## mult_32bit_no_ops
module mult_32bit_no_ops(
    input              clk,
    input              reset,
    input              start,
    input              signed_mode,  
    input       [31:0] op_a,
    input       [31:0] op_b,
    output reg         done,
    output reg  [63:0] product_out
);
clock: 14.0 ns
lec_check: 0
cap_margin: 20
core_margin: 2
core_utilization: 46
cts_cluster_diameter: 113
cts_cluster_size: 95
hold_slack_margin: -0.09
place_density: 0.42
slew_margin: 20
tns_end_percent: 15
run.sh (not shown) runs the stock make flow with config.mk's settings and CLKGATE_MAP_FILE=.
Rerun with:
CORE_UTILIZATION = 71   (was 46)
CTS_CLUSTER_DIAMETER = default   (was 113)
CTS_CLUSTER_SIZE = 37   (was 95)
HOLD_SLACK_MARGIN = default   (was -0.09)
PLACE_DENSITY = default   (was 0.42)
TNS_END_PERCENT = default   (was 15)
clock period = 11.5 ns   (was 14.0 ns; I/O delays follow)
- The new run ran to the end with violations: setup timing
- die size is lower by 34%
- via count climbs by 12%
- worst setup slack gets worse by 1.0 ns
- clock-buffer cell count does not change
- combinational power increases by 46%
- design area increases by 2.0%
Rerun with:
CORE_UTILIZATION = 52   (was 71)
CTS_CLUSTER_SIZE = 99   (was 37)
PLACE_DENSITY = 0.6   (was default)
clock period = 9.02 ns   (was 11.5 ns; I/O delays follow)
The changed run reached the layout checks and failed them: setup timing. Final area rises by 5.8%. Die area rises by 35%. Register-to-register slack degrades by 2.3 ns. Setup slack degrades by 2.3 ns.
Rerun with:
CORE_UTILIZATION = 71   (was 52)
CTS_CLUSTER_SIZE = 35   (was 99)
PLACE_DENSITY = default   (was 0.6)
clock period = 11.5 ns   (was 9.02 ns; I/O delays follow)
The new run ran to the end with violations: setup timing.
Worst hold slack gets better by 0.0058 ns.
First-iteration DRC count is higher by well over a third.
Via count is higher by a little under a tenth.
Clock power is lower by about a fifth.
Final cell count is lower by a few percent.
Cell area is lower by a few percent.
Non-clock buffer count is lower by 29.
Worst setup slack gets better by 2.3 ns.
Area after synthesis does not change.
Sequential share of layout area is higher by 1.7 points.
Critical path depth is unchanged.

* * *

The RTL this note starts from:
==> flow/design.v <==
module full_adder(
    input   a,
    input   b,
    input   cin,
    output  sum,
    output  cout
);
    assign sum = a ^ b ^ cin;
    assign cout = (a & b) | (a & cin) | (b & cin); 
endmodule
module rca_32bit(
    input  [31:0] a,
    input  [31:0] b,
    input         cin,
    output [31:0] sum,
    output        cout
);
    wire [32:0] c; 
    assign c[0] = cin; 
    genvar i;
    generate
        for (i = 0; i < 32; i = i + 1) begin : fa_gen
            full_adder fa_inst (
                .a(a[i]),
                .b(b[i]),
                .cin(c[i]), 
                .sum(sum[i]),
                .cout(c[i+1]) 
            );
        end
    endgenerate
    assign cout = c[32]; 
endmodule
module mult_32bit_no_ops(
    input              clk,
    input              reset,
    input              start,
    input              signed_mode,  
    input       [31:0] op_a,
    input       [31:0] op_b,
    output reg         done,
    output reg  [63:0] product_out
);
    reg [63:0] A_reg;        
    reg [31:0] M_reg;        
    reg [5:0]  count;        
    reg        sign_a;      
    reg        sign_b;      
    reg [31:0] next_M_val;       
    reg [31:0] next_A_low_val;   
    reg [31:0] A_high_val_to_use;  
    wire [31:0] sum_partial;  
    wire        carry_out;    
    wire result_is_negative = signed_mode & (op_a[31] ^ op_b[31]);
    wire [64:0] A_reg_concat; 
    rca_32bit rca_inst (
        .a(A_reg[63:32]),             
        .b(M_reg),                    
        .cin(1'b0),
        .sum(sum_partial),
        .cout(carry_out)
    );
    wire [31:0] abs_a_sum;
    rca_32bit rca_abs_a_inst (
        .a(~op_a), .b(32'h0), .cin(1'b1), .sum(abs_a_sum), .cout()
    );
    wire [31:0] abs_b_sum;
    rca_32bit rca_abs_b_inst (
        .a(~op_b), .b(32'h0), .cin(1'b1), .sum(abs_b_sum), .cout()
    );
    wire [31:0] inv_prod_low = ~A_reg[31:0];
    wire [31:0] inv_prod_high = ~A_reg[63:32];
    wire [31:0] final_sum_low;
    wire        final_carry;
    rca_32bit rca_final_low_inst (
        .a(inv_prod_low), .b(32'b0), .cin(1'b1), .sum(final_sum_low), .cout(final_carry)
    );
    wire [31:0] final_sum_high;
    rca_32bit rca_final_high_inst (
        .a(inv_prod_high), .b(32'b0), .cin(final_carry), .sum(final_sum_high), .cout()
    );
    always @(*) begin
        next_M_val = op_a;
        next_A_low_val = op_b;
        if (signed_mode) begin
            if (op_a[31] && op_a != 32'h80000000) next_M_val = abs_a_sum;
            else if (op_a == 32'h80000000) next_M_val = 32'h80000000;
            else next_M_val = op_a;
            if (op_b[31] && op_b != 32'h80000000) next_A_low_val = abs_b_sum;
            else if (op_b == 32'h80000000) next_A_low_val = 32'h80000000;
            else next_A_low_val = op_b;
        end
    end
    always @(*) begin
        A_high_val_to_use = A_reg[63:32]; 
        if (state == S_CALC) begin
            if (A_reg[0]) begin
                A_high_val_to_use = sum_partial; 
            end else begin
                A_high_val_to_use = A_reg[63:32]; 
            end
        end
    end
    assign A_reg_concat = {A_reg[0] & carry_out, A_high_val_to_use, A_reg[31:0]};  
    parameter S_IDLE  = 2'b00;
    parameter S_PREP  = 2'b01; 
    parameter S_CALC  = 2'b10; 
    parameter S_FINAL = 2'b11; 
    reg [1:0] state, next_state;
    always @(*) begin
        next_state = state;
        case (state)
            S_IDLE: 
                if (start) next_state = S_PREP;
            S_PREP:
                next_state = S_CALC;
            S_CALC: 
                if (count == 31) next_state = S_FINAL;
            S_FINAL: 
                next_state = S_IDLE;
        endcase
    end
    always @(posedge clk or posedge reset) begin
        if (reset) begin
            state <= S_IDLE;
            A_reg <= 64'b0;
            M_reg <= 32'b0;
            count <= 6'b0;
            done  <= 1'b0;
            product_out <= 64'b0;
            sign_a <= 1'b0;
            sign_b <= 1'b0;
        end else begin
            state <= next_state;
            done <= 1'b0; 
            case (state)
                S_IDLE: begin
                    A_reg <= 64'b0;
                    M_reg <= 32'b0;
                    count <= 6'b0;
                    product_out <= 64'b0;
                end
                S_PREP: begin
                    if (signed_mode) begin
                        sign_a <= op_a[31];
                        sign_b <= op_b[31];
                    end
                    M_reg <= next_M_val;
                    A_reg[31:0] <= next_A_low_val;
                    A_reg[63:32] <= 32'b0; 
                end
                S_CALC: begin
                    A_reg <= A_reg_concat[64:1]; 
                    count <= count + 1; 
                end
                S_FINAL: begin
                    if (result_is_negative) begin
                        product_out <= {final_sum_high, final_sum_low};  
                    end else if (!signed_mode) begin
                         if (op_a == 32'hFFFFFFFF && op_b == 32'hFFFFFFFF) begin
                             if (A_reg[63:32] == 32'h00000000 && A_reg[31:0] == 32'h00000001) begin
                                 product_out <= 64'hFFFFFFFE00000001;  
                             end else begin
                                 product_out <= A_reg;
                             end
                         end else begin
                             product_out <= A_reg;
                         end
                    end else begin
                        product_out <= A_reg;
                    end
                    done <= 1'b1;
                end
            endcase
        end
    end
endmodule
Settings: LEC_CHECK=0, CAP_MARGIN=0, CORE_ASPECT_RATIO=0.89, CORE_MARGIN=2, CORE_UTILIZATION=71, CTS_CLUSTER_SIZE=37, GPL_ROUTABILITY_DRIVEN=1, MAX_ROUTING_LAYER=met5, SETUP_SLACK_MARGIN=1.87, SLEW_MARGIN=20, TNS_END_PERCENT=5; clock period 7.56 ns.
The first run died in global routing (5_1_grt).
Edit:
--- a/flow/config.mk
+++ b/flow/config.mk
@@ -7,11 +7,9 @@
 export LEC_CHECK = 0
 export CAP_MARGIN = 0
-export CORE_ASPECT_RATIO = 0.89
+export CORE_ASPECT_RATIO = 1.54
 export CORE_MARGIN = 2
-export CORE_UTILIZATION = 71
-export CTS_CLUSTER_SIZE = 37
+export CORE_UTILIZATION = 55
 export GPL_ROUTABILITY_DRIVEN = 1
 export MAX_ROUTING_LAYER = met5
-export SETUP_SLACK_MARGIN = 1.87
 export SLEW_MARGIN = 20
 export TNS_END_PERCENT = 5
==> flow/constraint.sdc (replaced) <==
create_clock -name core_clock -period 10.1 [get_ports {clk}]
set_input_delay 2.0200 -clock core_clock [delete_from_list [all_inputs] [get_ports {clk}]]
set_output_delay 2.0200 -clock core_clock [all_outputs]
set_load 0.01 [all_outputs]
Result: With this change the flow ran to the end with violations: negative setup slack; die size increases by 28%; synthesized cell count is unchanged; area after synthesis is unchanged.
Edit:
--- a/flow/config.mk
+++ b/flow/config.mk
@@ -9,7 +9,9 @@
 export CORE_ASPECT_RATIO = 1.54
 export CORE_MARGIN = 2
-export CORE_UTILIZATION = 55
+export CORE_UTILIZATION = 71
+export CTS_CLUSTER_SIZE = 35
 export GPL_ROUTABILITY_DRIVEN = 1
 export MAX_ROUTING_LAYER = met5
+export SETUP_SLACK_MARGIN = 2.26
 export SLEW_MARGIN = 20
 export TNS_END_PERCENT = 5
==> flow/constraint.sdc (replaced) <==
create_clock -name core_clock -period 7.73 [get_ports {clk}]
set_input_delay 1.5460 -clock core_clock [delete_from_list [all_inputs] [get_ports {clk}]]
set_output_delay 1.5460 -clock core_clock [all_outputs]
set_load 0.01 [all_outputs]
=>
- Now the flow stopped in global routing (5_1_grt) on GRT-0116
- synthesized area does not change
- die size falls by 22%
- synthesized cell count is unchanged
Edit:
--- a/flow/config.mk
+++ b/flow/config.mk
@@ -9,9 +9,9 @@
 export CORE_ASPECT_RATIO = 1.54
 export CORE_MARGIN = 2
-export CORE_UTILIZATION = 71
-export CTS_CLUSTER_SIZE = 35
+export CORE_UTILIZATION = 70
 export GPL_ROUTABILITY_DRIVEN = 1
 export MAX_ROUTING_LAYER = met5
-export SETUP_SLACK_MARGIN = 2.26
+export PLACE_DENSITY_LB_ADDON = 0.27
+export SETUP_SLACK_MARGIN = 1.87
 export SLEW_MARGIN = 20
 export TNS_END_PERCENT = 5
==> flow/constraint.sdc (replaced) <==
create_clock -name core_clock -period 7.57 [get_ports {clk}]
set_input_delay 1.5140 -clock core_clock [delete_from_list [all_inputs] [get_ports {clk}]]
set_output_delay 1.5140 -clock core_clock [all_outputs]
set_load 0.01 [all_outputs]
What happened: The changed run ended with an error in global routing (5_1_grt). Synthesized cell count is unchanged. Die area went up by 1.4%. Synthesized area stays the same.

* * *

== maple ==
RTL: the design.v shown in full above, as it stands there.
export LEC_CHECK = 0
export CAP_MARGIN = 0
export CORE_ASPECT_RATIO = 1.54
export CORE_MARGIN = 2
export CORE_UTILIZATION = 34
export CTS_CLUSTER_DIAMETER = 362
export CTS_CLUSTER_SIZE = 100
export GPL_ROUTABILITY_DRIVEN = 1
export MAX_ROUTING_LAYER = met5
export PLACE_DENSITY_LB_ADDON = 0.27
export SLEW_MARGIN = 20
export TNS_END_PERCENT = 5
create_clock -name core_clock -period 11.8 [get_ports {clk}]
Completing all stages was not enough for maple: its layout failed the final checks because of setup timing.
Relative to maple, the following input files were edited for tundra:
Settings: a change of CORE_UTILIZATION from 34 to 65; a change of CTS_CLUSTER_DIAMETER from 362 to 308.
## What came out
- Final checks on tundra, whose flow otherwise completed, came back failing, citing setup timing.
- The power on maple is in line with that on tundra.
- Setup slack: tundra less than maple
- Per the comparison of tundra with maple, required time at the endpoint of the critical path fell by 20 ps; die size lower; final instance area has decreased; final core utilization shows an increase of 37 points.
Here is what was changed in the inputs of nickel compared with tundra.
Settings: CTS_CLUSTER_SIZE removed (was 100); CORE_UTILIZATION changed from 65 to 19; CTS_CLUSTER_DIAMETER removed (was 308).
==> results <==
Every stage of nickel finished as expected; the final checks, on the other hand, flagged setup timing, which means the layout fails. Where final area is concerned, tundra is better than nickel. The via count reported for nickel is lower than the one for tundra. nickel against tundra: insertion delay of the later-clocked pin in the worst-skew pair saw little to no change; number of iterations in the first detailed-routing pass saw a decrease; global-route usage saw a decrease. In the tables for nickel and tundra, number of ordinary and repair buffers in the finished layout reads lower with tundra. From nickel to tundra, fraction of registers with async set/reset did not move at all. Looking at setup slack, nickel sits 160 ps higher than tundra does. Comparing nickel and tundra, clock network contribution to total cell area is lower on nickel. Looking at top layer used by detailed routing, the met5 result is from nickel; the met4 one comes from tundra. nickel: final clock period utilization by the worst path lower than tundra.
The inputs of indigo differ from those of nickel as listed below.
Settings: CTS_CLUSTER_SIZE: unset -> 99; CORE_UTILIZATION: 19 -> 50; CTS_CLUSTER_DIAMETER: unset -> 312.
### Flow results
The total die size in nickel is 2.6 times that in indigo.
Compared with nickel, indigo shows a lower combinational fraction of design power.
The higher fraction of the cycle the final worst path needs of indigo and nickel is in indigo.
Summary of the comparison: clock-buffer cell count is lower in indigo, relative to nickel.
In indigo the implementation completed, yet the final layout does not meet the checks, the culprit being setup timing.
Measured against each other, indigo and nickel differ in setup slack, the higher figure coming from nickel.

* * *

// mult_32bit_no_ops: RTL as listed in full above, without the edits since
make LEC_CHECK=0 CAP_MARGIN=20 CORE_MARGIN=2 CORE_UTILIZATION=40 PLACE_DENSITY=0.6 SETUP_SLACK_MARGIN=2.48 SLEW_MARGIN=20 finish   # period 13.6 ns
The baseline completed with no timing, DRC or antenna violations.
Next try:
SETUP_SLACK_MARGIN = unset   (was 2.48)
clock period = 10.2 ns   (was 13.6 ns; I/O delays follow)
What happened: With this change the flow finished but failed the layout checks on negative setup slack; first-iteration DRC count fell by 5.8%; clock-buffer cell count shrinks by 2; die area stays the same; wire length stays flat; cell area increases by about 2.3%; via count went down by 0.91%; setup slack got worse by 3.4 ns; sequential share of layout area fell by 0.69 points; maximum frequency hardly moves; total power went up by 36%; final cell count came out higher by about 1%.
Next try:
ABC_AREA = 1   (was unset)
CORE_UTILIZATION = 72   (was 40)
CTS_CLUSTER_SIZE = 10   (was unset)
PLACE_DENSITY = unset   (was 0.6)
PLACE_DENSITY_LB_ADDON = 0.24   (was unset)
TNS_END_PERCENT = 5   (was unset)
Outcome: The changed run produced a layout that fails on negative setup slack; power is about the same; synthesized area grows by 7.5%; count of clock-buffer cells in the layout is higher by 2.
Next try:
ABC_AREA = unset   (was 1)
CTS_CLUSTER_SIZE = unset   (was 10)
clock period = 11.6 ns   (was 10.2 ns; I/O delays follow)
=> The new run finished but failed the layout checks on negative setup slack. Sequential share of layout area rose by 2.8 points. Global-route usage rose by 0.32 points. Wire length fell by 16%. Cell count fell by 23%. Die area fell by 6.8%. Critical path depth stays the same. Hold slack improves by 0.0069 ns. Non-clock buffer count fell by 12. Power fell by 14%.
Next try:
CORE_UTILIZATION = 62   (was 72)
PLACE_DENSITY = 0.6   (was unset)
PLACE_DENSITY_LB_ADDON = unset   (was 0.24)
TNS_END_PERCENT = unset   (was 5)
clock period = 9.03 ns   (was 11.6 ns; I/O delays follow)
The new run finished but fails on negative setup slack.
Cell area rises by a few percent.
Flip-flop count does not change.
Power increases by a quarter to a third.
Final cell count came out higher by a few percent.
Wire length went down by roughly a tenth.
Die area climbs by about a fifth.

* * *

// mult_32bit_no_ops: RTL as listed in full above, without the edits since
export LEC_CHECK = 0
export ABC_AREA = 1
export CAP_MARGIN = 20
export CELL_PAD_IN_SITES_DETAIL_PLACEMENT = 2
export CORE_ASPECT_RATIO = 0.65
export CORE_MARGIN = 2
export CORE_UTILIZATION = 40
export GPL_TIMING_DRIVEN = 0
export HOLD_SLACK_MARGIN = 0.22
export MAX_ROUTING_LAYER = met4
export MIN_ROUTING_LAYER = met1
export PLACE_DENSITY = 0.54
export SLEW_MARGIN = 20
export TNS_END_PERCENT = 45
create_clock -name core_clock -period 10.3 [get_ports {clk}]
The first run died in clock tree synthesis (4_1_cts) on DPL-0033.
Next try:
Settings changed: ABC_AREA 1 to not set, CELL_PAD_IN_SITES_DETAIL_PLACEMENT 2 to not set, CORE_ASPECT_RATIO 0.65 to not set, GPL_TIMING_DRIVEN 0 to not set, HOLD_SLACK_MARGIN 0.22 to not set, MAX_ROUTING_LAYER met4 to not set, MIN_ROUTING_LAYER met1 to not set, PLACE_DENSITY 0.54 to 0.6, TNS_END_PERCENT 45 to not set.
Clock period 10.3 ns to 14.0 ns, I/O delays scaled along.
The changed run ran to the end with no violations.
Die area came out lower by a few percent.
Area after synthesis drops by a little under a tenth.
Synthesized cell count drops by a quarter to a third.
Next try:
Settings changed: CORE_UTILIZATION 40 to 46, CTS_CLUSTER_DIAMETER set to 354, CTS_CLUSTER_SIZE set to 98, HOLD_SLACK_MARGIN set to -0.09, PLACE_DENSITY 0.6 to not set, TNS_END_PERCENT set to 5.
Clock skew decreases by 0.0057 ns.
Die area decreases by 13%.
Sequential power stays flat.
Worst hold slack degrades by 0.012 ns.
Next try:
Settings changed: CORE_UTILIZATION 46 to 58, CTS_CLUSTER_DIAMETER 354 to not set, CTS_CLUSTER_SIZE 98 to not set, HOLD_SLACK_MARGIN -0.09 to not set, SETUP_SLACK_MARGIN set to 1.55, TNS_END_PERCENT 5 to not set.
Clock period 14.0 ns to 8.1 ns, I/O delays scaled along.
Result: Now the flow completed, yet does not pass: negative setup slack. Area after synthesis is unchanged. Power came out higher by 99%. Clock-buffer cell count stays the same. Routed wire length came out higher by 5.9%. Final cell count is unchanged.
Next try:
Settings changed: CORE_UTILIZATION 58 to 66, MAX_ROUTING_LAYER set to met4.
Clock period 8.1 ns to 11.1 ns, I/O delays scaled along.
Result: The new run completed, yet does not pass: negative setup slack. Worst setup slack is better by 3.0 ns. Final cell count fell by a few percent. Fmax hardly moves. Final area fell by a little under a tenth. Clock skew fell by 0.0062 ns. Synthesized area stays the same. First-iteration DRC count rose by well over a third. Core utilization rose by 5.7 points.
Power and IR drop assume default switching activity.
